==> flow/design.v <==
module ALU(
  input         clock,
                reset,
                io_flush_valid,
                io_FU_input_valid,
  input  [6:0]  io_FU_input_bits_decoded_instruction_PRD,
  input         io_FU_input_bits_decoded_instruction_RD_valid,
  input  [20:0] io_FU_input_bits_decoded_instruction_IMM,
  input  [2:0]  io_FU_input_bits_decoded_instruction_FUNCT3,
  input  [1:0]  io_FU_input_bits_decoded_instruction_packet_index,
  input  [5:0]  io_FU_input_bits_decoded_instruction_ROB_index,
  input  [3:0]  io_FU_input_bits_decoded_instruction_MOB_index,
  input  [4:0]  io_FU_input_bits_decoded_instruction_instructionType,
  input         io_FU_input_bits_decoded_instruction_needs_ALU,
                io_FU_input_bits_decoded_instruction_needs_branch_unit,
                io_FU_input_bits_decoded_instruction_SUBTRACT,
                io_FU_input_bits_decoded_instruction_MULTIPLY,
                io_FU_input_bits_decoded_instruction_FENCE,
                io_FU_input_bits_decoded_instruction_IS_IMM,
  input  [31:0] io_FU_input_bits_RS1_data,
                io_FU_input_bits_RS2_data,
                io_FU_input_bits_fetch_PC,
  output        io_FU_output_valid,
  output [6:0]  io_FU_output_bits_PRD,
  output [31:0] io_FU_output_bits_RD_data,
  output        io_FU_output_bits_RD_valid,
  output [31:0] io_FU_output_bits_fetch_PC,
  output [3:0]  io_FU_output_bits_MOB_index,
  output [5:0]  io_FU_output_bits_ROB_index,
  output [1:0]  io_FU_output_bits_fetch_packet_index
);
  wire [31:0] RS1_signed = io_FU_input_bits_RS1_data;
  wire [31:0] RS1_unsigned = io_FU_input_bits_RS1_data;
  wire [31:0] instruction_PC =
    io_FU_input_bits_fetch_PC
    + {28'h0, io_FU_input_bits_decoded_instruction_packet_index, 2'h0};
  reg  [31:0] arithmetic_result;
  wire [31:0] IMM_signed =
    {{19{io_FU_input_bits_decoded_instruction_IMM[12]}},
     io_FU_input_bits_decoded_instruction_IMM[12:0]};
  wire [31:0] operand2_unsigned =
    io_FU_input_bits_decoded_instruction_IS_IMM ? IMM_signed : io_FU_input_bits_RS2_data;
  wire [4:0]  shamt = operand2_unsigned[4:0];
  wire        _REMU_T = io_FU_input_bits_decoded_instruction_instructionType == 5'hC;
  wire        _SLTU_T_1 = io_FU_input_bits_decoded_instruction_instructionType == 5'h4;
  wire        _BEQ_T = io_FU_input_bits_decoded_instruction_FUNCT3 == 3'h0;
  wire        ADD =
    (_REMU_T | _SLTU_T_1) & _BEQ_T & ~io_FU_input_bits_decoded_instruction_MULTIPLY
    & ~io_FU_input_bits_decoded_instruction_SUBTRACT;
  wire        SUB =
    (_REMU_T | _SLTU_T_1) & _BEQ_T & ~io_FU_input_bits_decoded_instruction_MULTIPLY
    & io_FU_input_bits_decoded_instruction_SUBTRACT;
  wire        SLL =
    (_REMU_T | _SLTU_T_1) & io_FU_input_bits_decoded_instruction_FUNCT3 == 3'h1
    & ~io_FU_input_bits_decoded_instruction_MULTIPLY;
  wire        _BGE_T = io_FU_input_bits_decoded_instruction_FUNCT3 == 3'h5;
  wire        SRL =
    (_REMU_T | _SLTU_T_1) & _BGE_T & ~io_FU_input_bits_decoded_instruction_MULTIPLY
    & ~io_FU_input_bits_decoded_instruction_SUBTRACT;
  wire        SRA =
    (_REMU_T | _SLTU_T_1) & _BGE_T & ~io_FU_input_bits_decoded_instruction_MULTIPLY
    & io_FU_input_bits_decoded_instruction_SUBTRACT;
  wire        AUIPC =
    io_FU_input_bits_decoded_instruction_instructionType == 5'h5
    & ~io_FU_input_bits_decoded_instruction_MULTIPLY;
  wire        ALU_input_valid =
    io_FU_input_valid & io_FU_input_bits_decoded_instruction_needs_ALU;
  wire        branch_unit_input_valid =
    io_FU_input_valid & io_FU_input_bits_decoded_instruction_needs_branch_unit;
  wire        mult_unit_input_valid =
    io_FU_input_valid & io_FU_input_bits_decoded_instruction_MULTIPLY;
  reg         io_FU_output_valid_REG;
  wire [31:0] add_result = RS1_unsigned + operand2_unsigned;
  wire [31:0] sub_result = RS1_unsigned - operand2_unsigned;
  wire [31:0] _GEN = {27'h0, shamt};
  wire [31:0] sra_result = $signed($signed(RS1_signed) >>> _GEN);
  wire [62:0] _sll_result_T = {31'h0, RS1_unsigned} << shamt;
  reg  [31:0] io_FU_output_bits_fetch_PC_REG;
  reg  [1:0]  io_FU_output_bits_fetch_packet_index_REG;
  reg  [6:0]  io_FU_output_bits_PRD_REG;
  reg         io_FU_output_bits_RD_valid_REG;
  reg  [3:0]  io_FU_output_bits_MOB_index_REG;
  reg  [5:0]  io_FU_output_bits_ROB_index_REG;
  always @(posedge clock) begin
    if (reset)
      arithmetic_result <= 32'h0;
    else begin
      arithmetic_result <=
        ADD
          ? add_result
          : SUB
              ? sub_result
              : (_REMU_T | _SLTU_T_1)
                & io_FU_input_bits_decoded_instruction_FUNCT3 == 3'h4
                & ~io_FU_input_bits_decoded_instruction_MULTIPLY
                  ? RS1_unsigned ^ operand2_unsigned
                  : (_REMU_T | _SLTU_T_1)
                    & io_FU_input_bits_decoded_instruction_FUNCT3 == 3'h6
                    & ~io_FU_input_bits_decoded_instruction_MULTIPLY
                      ? RS1_unsigned | operand2_unsigned
                      : (_REMU_T | _SLTU_T_1)
                        & (&io_FU_input_bits_decoded_instruction_FUNCT3)
                        & ~io_FU_input_bits_decoded_instruction_MULTIPLY
                          ? RS1_unsigned & operand2_unsigned
                          : SLL
                              ? _sll_result_T[31:0]
                              : SRL
                                  ? RS1_unsigned >> _GEN
                                  : SRA
                                      ? sra_result
                                      : (_REMU_T | _SLTU_T_1)
                                        & io_FU_input_bits_decoded_instruction_FUNCT3 == 3'h2
                                        & ~io_FU_input_bits_decoded_instruction_MULTIPLY
                                          ? {31'h0,
                                             $signed(RS1_signed) < $signed(io_FU_input_bits_decoded_instruction_IS_IMM
                                                                             ? IMM_signed
                                                                             : io_FU_input_bits_RS2_data)}
                                          : (_REMU_T | _SLTU_T_1)
                                            & io_FU_input_bits_decoded_instruction_FUNCT3 == 3'h3
                                            & ~io_FU_input_bits_decoded_instruction_MULTIPLY
                                              ? {31'h0, RS1_unsigned < operand2_unsigned}
                                              : io_FU_input_bits_decoded_instruction_instructionType == 5'hD
                                                & ~io_FU_input_bits_decoded_instruction_MULTIPLY
                                                  ? {io_FU_input_bits_decoded_instruction_IMM[19:0],
                                                     12'h0}
                                                  : 32'h0;
    end
    io_FU_output_valid_REG <=
      ALU_input_valid & ~io_flush_valid | io_FU_input_bits_decoded_instruction_FENCE;
    io_FU_output_bits_fetch_PC_REG <= io_FU_input_bits_fetch_PC;
    io_FU_output_bits_fetch_packet_index_REG <=
      io_FU_input_bits_decoded_instruction_packet_index;
    io_FU_output_bits_PRD_REG <= io_FU_input_bits_decoded_instruction_PRD;
    io_FU_output_bits_RD_valid_REG <= io_FU_input_bits_decoded_instruction_RD_valid;
    io_FU_output_bits_MOB_index_REG <= io_FU_input_bits_decoded_instruction_MOB_index;
    io_FU_output_bits_ROB_index_REG <= io_FU_input_bits_decoded_instruction_ROB_index;
  end  
  assign io_FU_output_valid = io_FU_output_valid_REG & ~io_flush_valid;
  assign io_FU_output_bits_PRD = io_FU_output_bits_PRD_REG;
  assign io_FU_output_bits_RD_data = arithmetic_result;
  assign io_FU_output_bits_RD_valid = io_FU_output_bits_RD_valid_REG;
  assign io_FU_output_bits_fetch_PC = io_FU_output_bits_fetch_PC_REG;
  assign io_FU_output_bits_MOB_index = io_FU_output_bits_MOB_index_REG;
  assign io_FU_output_bits_ROB_index = io_FU_output_bits_ROB_index_REG;
  assign io_FU_output_bits_fetch_packet_index = io_FU_output_bits_fetch_packet_index_REG;
endmodule
Settings: LEC_CHECK=0, ABC_AREA=1, CAP_MARGIN=20, CORE_MARGIN=2, CORE_UTILIZATION=40, CTS_CLUSTER_DIAMETER=382, CTS_CLUSTER_SIZE=20, SETUP_SLACK_MARGIN=-0.6, SLEW_MARGIN=20; clock period 6.0 ns.
run.sh (not shown) runs the stock make flow with config.mk's settings and CLKGATE_MAP_FILE=.
Change:
ABC_AREA = default   (was 1)
CORE_UTILIZATION = 59   (was 40)
CTS_CLUSTER_DIAMETER = default   (was 382)
CTS_CLUSTER_SIZE = default   (was 20)
SETUP_SLACK_MARGIN = default   (was -0.6)
clock period = 5.5 ns   (was 6.0 ns; I/O delays follow)
After rerunning: Worst setup slack got worse by 410 ps; critical path depth falls by 5; global-route usage rises by 13 points; final area falls by 4.3%.
Change:
CORE_UTILIZATION = 58   (was 59)
CTS_CLUSTER_DIAMETER = 45   (was default)
CTS_CLUSTER_SIZE = 89   (was default)
HOLD_SLACK_MARGIN = -0.08   (was default)
TNS_END_PERCENT = 75   (was default)
clock period = 3.86 ns   (was 5.5 ns; I/O delays follow)
What happened:
- This time the run ended with an error in global routing on GRT-0116
- die area rose by 1.7%
- area after synthesis is unchanged
- synthesized cell count stays the same
Change:
CORE_UTILIZATION = 57   (was 58)
CTS_CLUSTER_DIAMETER = 395   (was 45)
CTS_CLUSTER_SIZE = 52   (was 89)
HOLD_SLACK_MARGIN = default   (was -0.08)
PLACE_DENSITY_LB_ADDON = 0.09   (was default)
SETUP_SLACK_MARGIN = 1.07   (was default)
TNS_END_PERCENT = 15   (was 75)
clock period = 3.96 ns   (was 3.86 ns; I/O delays follow)
The new run never finished: it broke off in global routing on GRT-0116.
Die area goes up by 1.7%.
Synthesized area stays the same.
Synthesized cell count is unchanged.


RTL: the design.v shown in full above, as it stands there.
make LEC_CHECK=0 CAP_MARGIN=20 CORE_MARGIN=2 CORE_UTILIZATION=45 CTS_CLUSTER_SIZE=84 GPL_ROUTABILITY_DRIVEN=0 GPL_TIMING_DRIVEN=1 MIN_ROUTING_LAYER=met1 PLACE_DENSITY_LB_ADDON=0.01 SETUP_SLACK_MARGIN=-0.07 SLEW_MARGIN=25 TNS_END_PERCENT=35 finish   # period 3.05 ns
The baseline ran to the end with violations: setup timing.
Then changed:
--- a/flow/config.mk
+++ b/flow/config.mk
@@ -10 +10 @@
-export CORE_UTILIZATION = 45
+export CORE_UTILIZATION = 54
@@ -16,2 +16,2 @@
-export SETUP_SLACK_MARGIN = -0.07
-export SLEW_MARGIN = 25
+export SETUP_SLACK_MARGIN = -0.25
+export SLEW_MARGIN = 15
==> flow/constraint.sdc (replaced) <==
create_clock -name core_clock -period 3.51 [get_ports {clock}]
set_input_delay 0.7020 -clock core_clock [delete_from_list [all_inputs] [get_ports {clock}]]
set_output_delay 0.7020 -clock core_clock [all_outputs]
set_load 0.01 [all_outputs]
Outcome:
- The new run died in global routing (5_1_grt)
- area after synthesis does not change
- die size falls by 16%
- synthesized cell count is unchanged
Then changed:
--- a/flow/config.mk
+++ b/flow/config.mk
@@ -10 +10 @@
-export CORE_UTILIZATION = 54
+export CORE_UTILIZATION = 44
@@ -16 +16 @@
-export SETUP_SLACK_MARGIN = -0.25
+export SETUP_SLACK_MARGIN = 0.87
==> flow/constraint.sdc (replaced) <==
create_clock -name core_clock -period 3.05 [get_ports {clock}]
set_input_delay 0.6100 -clock core_clock [delete_from_list [all_inputs] [get_ports {clock}]]
set_output_delay 0.6100 -clock core_clock [all_outputs]
set_load 0.01 [all_outputs]
Outcome: This time the run ran to the end with violations: setup timing. Die area came out higher by 22%. Synthesized area stays the same. Synthesized cell count stays the same.
Then changed:
==> flow/config.mk (replaced) <==
export PLATFORM = sky130hd
export DESIGN_NAME = ALU
export DESIGN_NICKNAME = ALU
export VERILOG_FILES = /design/flow/design.v
export SDC_FILE = /design/flow/constraint.sdc
export NUM_CORES = 4
export LEC_CHECK = 0
export CAP_MARGIN = 20
export CORE_MARGIN = 2
export CORE_UTILIZATION = 40
export SLEW_MARGIN = 20
==> flow/constraint.sdc (replaced) <==
create_clock -name core_clock -period 5.5 [get_ports {clock}]
set_input_delay 1.1000 -clock core_clock [delete_from_list [all_inputs] [get_ports {clock}]]
set_output_delay 1.1000 -clock core_clock [all_outputs]
set_load 0.01 [all_outputs]
Result:
- With this change the flow finished clean
- clock power went down by 49%
- hold slack improves by 0.51 ns
- wire length went down by about 7%
- worst setup slack improves by 0.94 ns
- sequential power went down by about 44%
Then changed:
--- a/flow/config.mk
+++ b/flow/config.mk
@@ -10 +10,3 @@
-export CORE_UTILIZATION = 40
+export CORE_UTILIZATION = 58
+export CTS_CLUSTER_SIZE = 52
+export SETUP_SLACK_MARGIN = -0.33
==> flow/constraint.sdc (replaced) <==
create_clock -name core_clock -period 3.96 [get_ports {clock}]
set_input_delay 0.7920 -clock core_clock [delete_from_list [all_inputs] [get_ports {clock}]]
set_output_delay 0.7920 -clock core_clock [all_outputs]
set_load 0.01 [all_outputs]
Outcome: This time the run stopped in global routing (5_1_grt) with GRT-0232; die area fell by 30%; synthesized area is unchanged; synthesized cell count is unchanged.
Then changed:
--- a/flow/config.mk
+++ b/flow/config.mk
@@ -7,0 +8 @@
+export ABC_AREA = 1
@@ -10,3 +11,3 @@
-export CORE_UTILIZATION = 58
-export CTS_CLUSTER_SIZE = 52
-export SETUP_SLACK_MARGIN = -0.33
+export CORE_UTILIZATION = 72
+export GPL_ROUTABILITY_DRIVEN = 0
+export PLACE_DENSITY = 0.38
@@ -13,0 +15 @@
+export TNS_END_PERCENT = 10
==> flow/constraint.sdc (replaced) <==
create_clock -name core_clock -period 1.98 [get_ports {clock}]
set_input_delay 0.3960 -clock core_clock [delete_from_list [all_inputs] [get_ports {clock}]]
set_output_delay 0.3960 -clock core_clock [all_outputs]
set_load 0.01 [all_outputs]
The changed run ended with an error in global placement (3_3_place_gp) (GPL-0301); die area drops by roughly a tenth; synthesized cell count came out higher by well over a third; synthesized area climbs by a little under a tenth.
Power is estimated from default activity; no workload was simulated.
